Design axis_matmul2x2, start of the top module:
module axis_matmul2x2(
    input                       clk             ,
    input                       rst             ,
    input                       s_axis_tvalid   ,
    input     [31 : 0]          s_axis_tdata    ,
    input                       s_axis_tlast    ,
    output                      s_axis_tready   ,
    output                      m_axis_tvalid   ,
    output    [31 : 0]          m_axis_tdata    ,
    output                      m_axis_tlast    ,
    input                       m_axis_tready   
);
For scale: ~1600 cells after synthesis, ~290 flip-flops.
Settings: LEC_CHECK=0, ABC_AREA=1, CAP_MARGIN=20, CELL_PAD_IN_SITES_DETAIL_PLACEMENT=0, CELL_PAD_IN_SITES_GLOBAL_PLACEMENT=3, CORE_MARGIN=10, CORE_UTILIZATION=57, GPL_ROUTABILITY_DRIVEN=0, GPL_TIMING_DRIVEN=0, MIN_ROUTING_LAYER=met2, SLEW_MARGIN=40, TNS_END_PERCENT=85; clock period 11.8 ns.
run.sh (not shown) runs the stock make flow with config.mk's settings and CLKGATE_MAP_FILE=.
The first run died in 3_1_place_gp_skip_io, error GPL-0301.
Edit:
==> flow/config.mk (replaced) <==
export PLATFORM = sky130hd
export DESIGN_NAME = axis_matmul2x2
export DESIGN_NICKNAME = axis_matmul2x2
export VERILOG_FILES = /design/flow/design.v
export SDC_FILE = /design/flow/constraint.sdc
export NUM_CORES = 4
export LEC_CHECK = 0
export CAP_MARGIN = 20
export CORE_MARGIN = 2
export CORE_UTILIZATION = 65
export SLEW_MARGIN = 20
==> flow/constraint.sdc (replaced) <==
create_clock -name core_clock -period 3.98 [get_ports {clk}]
set_input_delay 0.7960 -clock core_clock [delete_from_list [all_inputs] [get_ports {clk}]]
set_output_delay 0.7960 -clock core_clock [all_outputs]
set_load 0.01 [all_outputs]
=> The changed run completed, yet does not pass: negative setup slack; area after synthesis climbs by 2.4%; synthesized cell count decreases by 12%; die size came out lower by 26%.
Edit:
--- a/flow/config.mk
+++ b/flow/config.mk
@@ -10 +10 @@
-export CORE_UTILIZATION = 65
+export CORE_UTILIZATION = 58
==> flow/constraint.sdc (replaced) <==
create_clock -name core_clock -period 4.11 [get_ports {clk}]
set_input_delay 0.8220 -clock core_clock [delete_from_list [all_inputs] [get_ports {clk}]]
set_output_delay 0.8220 -clock core_clock [all_outputs]
set_load 0.01 [all_outputs]
After rerunning:
- The new run reached the layout checks and failed them: negative setup slack
- wire length goes up by a few percent
- sequential power falls by a few percent
- design area is higher slightly
- setup slack is better by 160 ps
- power shrinks by a few percent
- non-clock buffer count climbs by 3
- final cell count went up by a few percent
- count of clock-buffer cells in the layout climbs by 1
- area after synthesis does not change
- hold slack improved by 5.7 ps
Edit:
--- a/flow/config.mk
+++ b/flow/config.mk
@@ -10 +10 @@
-export CORE_UTILIZATION = 58
+export CORE_UTILIZATION = 40
==> flow/constraint.sdc (replaced) <==
create_clock -name core_clock -period 7.5 [get_ports {clk}]
set_input_delay 1.5000 -clock core_clock [delete_from_list [all_inputs] [get_ports {clk}]]
set_output_delay 1.5000 -clock core_clock [all_outputs]
set_load 0.01 [all_outputs]
What happened: This time the run went through all stages and came out clean; power shrinks by well over a third; first-iteration DRC count drops by about a fifth; routed wire length fell by a few percent; sequential power decreases by well over a third; sequential share of layout area went up by 0.86 points; utilization went down by 23 points; global-route usage went down by 6.6 points; cell area shrinks by a few percent.
Edit:
--- a/flow/config.mk
+++ b/flow/config.mk
@@ -10 +10 @@
-export CORE_UTILIZATION = 40
+export CORE_UTILIZATION = 10
==> flow/constraint.sdc (replaced) <==
create_clock -name core_clock -period 9.59 [get_ports {clk}]
set_input_delay 1.9180 -clock core_clock [delete_from_list [all_inputs] [get_ports {clk}]]
set_output_delay 1.9180 -clock core_clock [all_outputs]
set_load 0.01 [all_outputs]
What happened: The new run finished clean. Die size goes up to 3.9 times its value. Total power goes down by about 22%. Global-route usage goes down by 10 points. Via count goes up by about 1.4%. Flip-flop count stays the same. Core utilization goes down by 34 points. Hold slack improved by 8.5 ps. Setup slack improved by 2100 ps. Sequential power goes down by 22%. Final area goes up by 11%. Wire length goes up by 22%.

---

Starting RTL as in the previous note.
make LEC_CHECK=0 ABC_AREA=1 CAP_MARGIN=20 CORE_MARGIN=2 CORE_UTILIZATION=72 CTS_CLUSTER_DIAMETER=222 CTS_CLUSTER_SIZE=18 PLACE_DENSITY_LB_ADDON=0.19 SETUP_SLACK_MARGIN=0.96 SLEW_MARGIN=20 finish   # period 4.77 ns
The baseline ran to the end with violations: negative setup slack.
Edit:
Settings changed: ABC_AREA 1 to unset, CTS_CLUSTER_DIAMETER 222 to unset, CTS_CLUSTER_SIZE 18 to unset, PLACE_DENSITY_LB_ADDON 0.19 to unset, SETUP_SLACK_MARGIN 0.96 to unset.
Clock period 4.77 ns to 9.59 ns, I/O delays scaled along.
What happened: This time the run ran to the end with no violations; routed wire length goes down by 9.9%; combinational power went down by 39%; utilization goes up by 0.65 points; cell area went up by 2.1%; via count came out lower by 10%; cell count drops by 8.9%; synthesized cell count goes down by 12%.
Edit:
Settings changed: ABC_AREA set to 1, CTS_CLUSTER_DIAMETER set to 209.
Clock period 9.59 ns to 5.55 ns, I/O delays scaled along.
Now the flow finished but fails on negative setup slack.
Count of clock-buffer cells in the layout increases by 7.
Clock power went up by 76%.
Cell count goes up by 11%.
Setup slack loses 3.2 ns.
Synthesized area decreases by 2.4%.
Routed wire length rises by 8.6%.
Clock skew stays flat.
Core utilization climbs by 1.8 points.
Die size goes down by 2.3%.
Design area grows by 0.84%.
Hold slack barely changes.

---

== the baseline ==
Starting RTL as in the previous note.
make LEC_CHECK=0 CAP_MARGIN=30 CELL_PAD_IN_SITES_GLOBAL_PLACEMENT=0 CORE_MARGIN=2 CORE_UTILIZATION=27 CTS_CLUSTER_DIAMETER=307 GPL_ROUTABILITY_DRIVEN=1 MAX_ROUTING_LAYER=met4 MIN_ROUTING_LAYER=met2 PLACE_DENSITY=0.64 SLEW_MARGIN=25 TNS_END_PERCENT=95 finish   # period 10.7 ns
Modified inputs, the candidate compared to the baseline
Settings: removing MIN_ROUTING_LAYER (formerly met2); removing CTS_CLUSTER_DIAMETER (formerly 307); removing MAX_ROUTING_LAYER (formerly met4); removing TNS_END_PERCENT (formerly 95); removing CELL_PAD_IN_SITES_GLOBAL_PLACEMENT (formerly 0); changing SLEW_MARGIN from 25 to 20; removing GPL_ROUTABILITY_DRIVEN (formerly 1); removing PLACE_DENSITY (formerly 0.64); changing CAP_MARGIN from 30 to 20; changing CORE_UTILIZATION from 27 to 40; changing the clock period (ns, I/O delays scaled along) from 10.7 to 7.65.
--- outcome ---
Compared with the baseline, in the candidate routing usage on met1 has increased, count of standard-cell rows has decreased, part of the cycle the worst path needs grew by 28 points, pre-placement core utilization went up 13 points, synthesized instance count did not really move. Of the candidate and the baseline, the run reporting the lower met2 track demand over resource in global routing was the baseline. The candidate against the baseline; power after layout is up by more than a quarter. The candidate vs the baseline, iteration count of the initial detailed-routing pass went down by 6. Going from the baseline to the candidate, insertion delay to the later sink of the worst-skew pair down 0.03 ns; maximum clock skew at final layout down 0.014 ns; logic share of the area up 1.0 points.
No activity file was given, so power comes from the tool's default toggle rates.
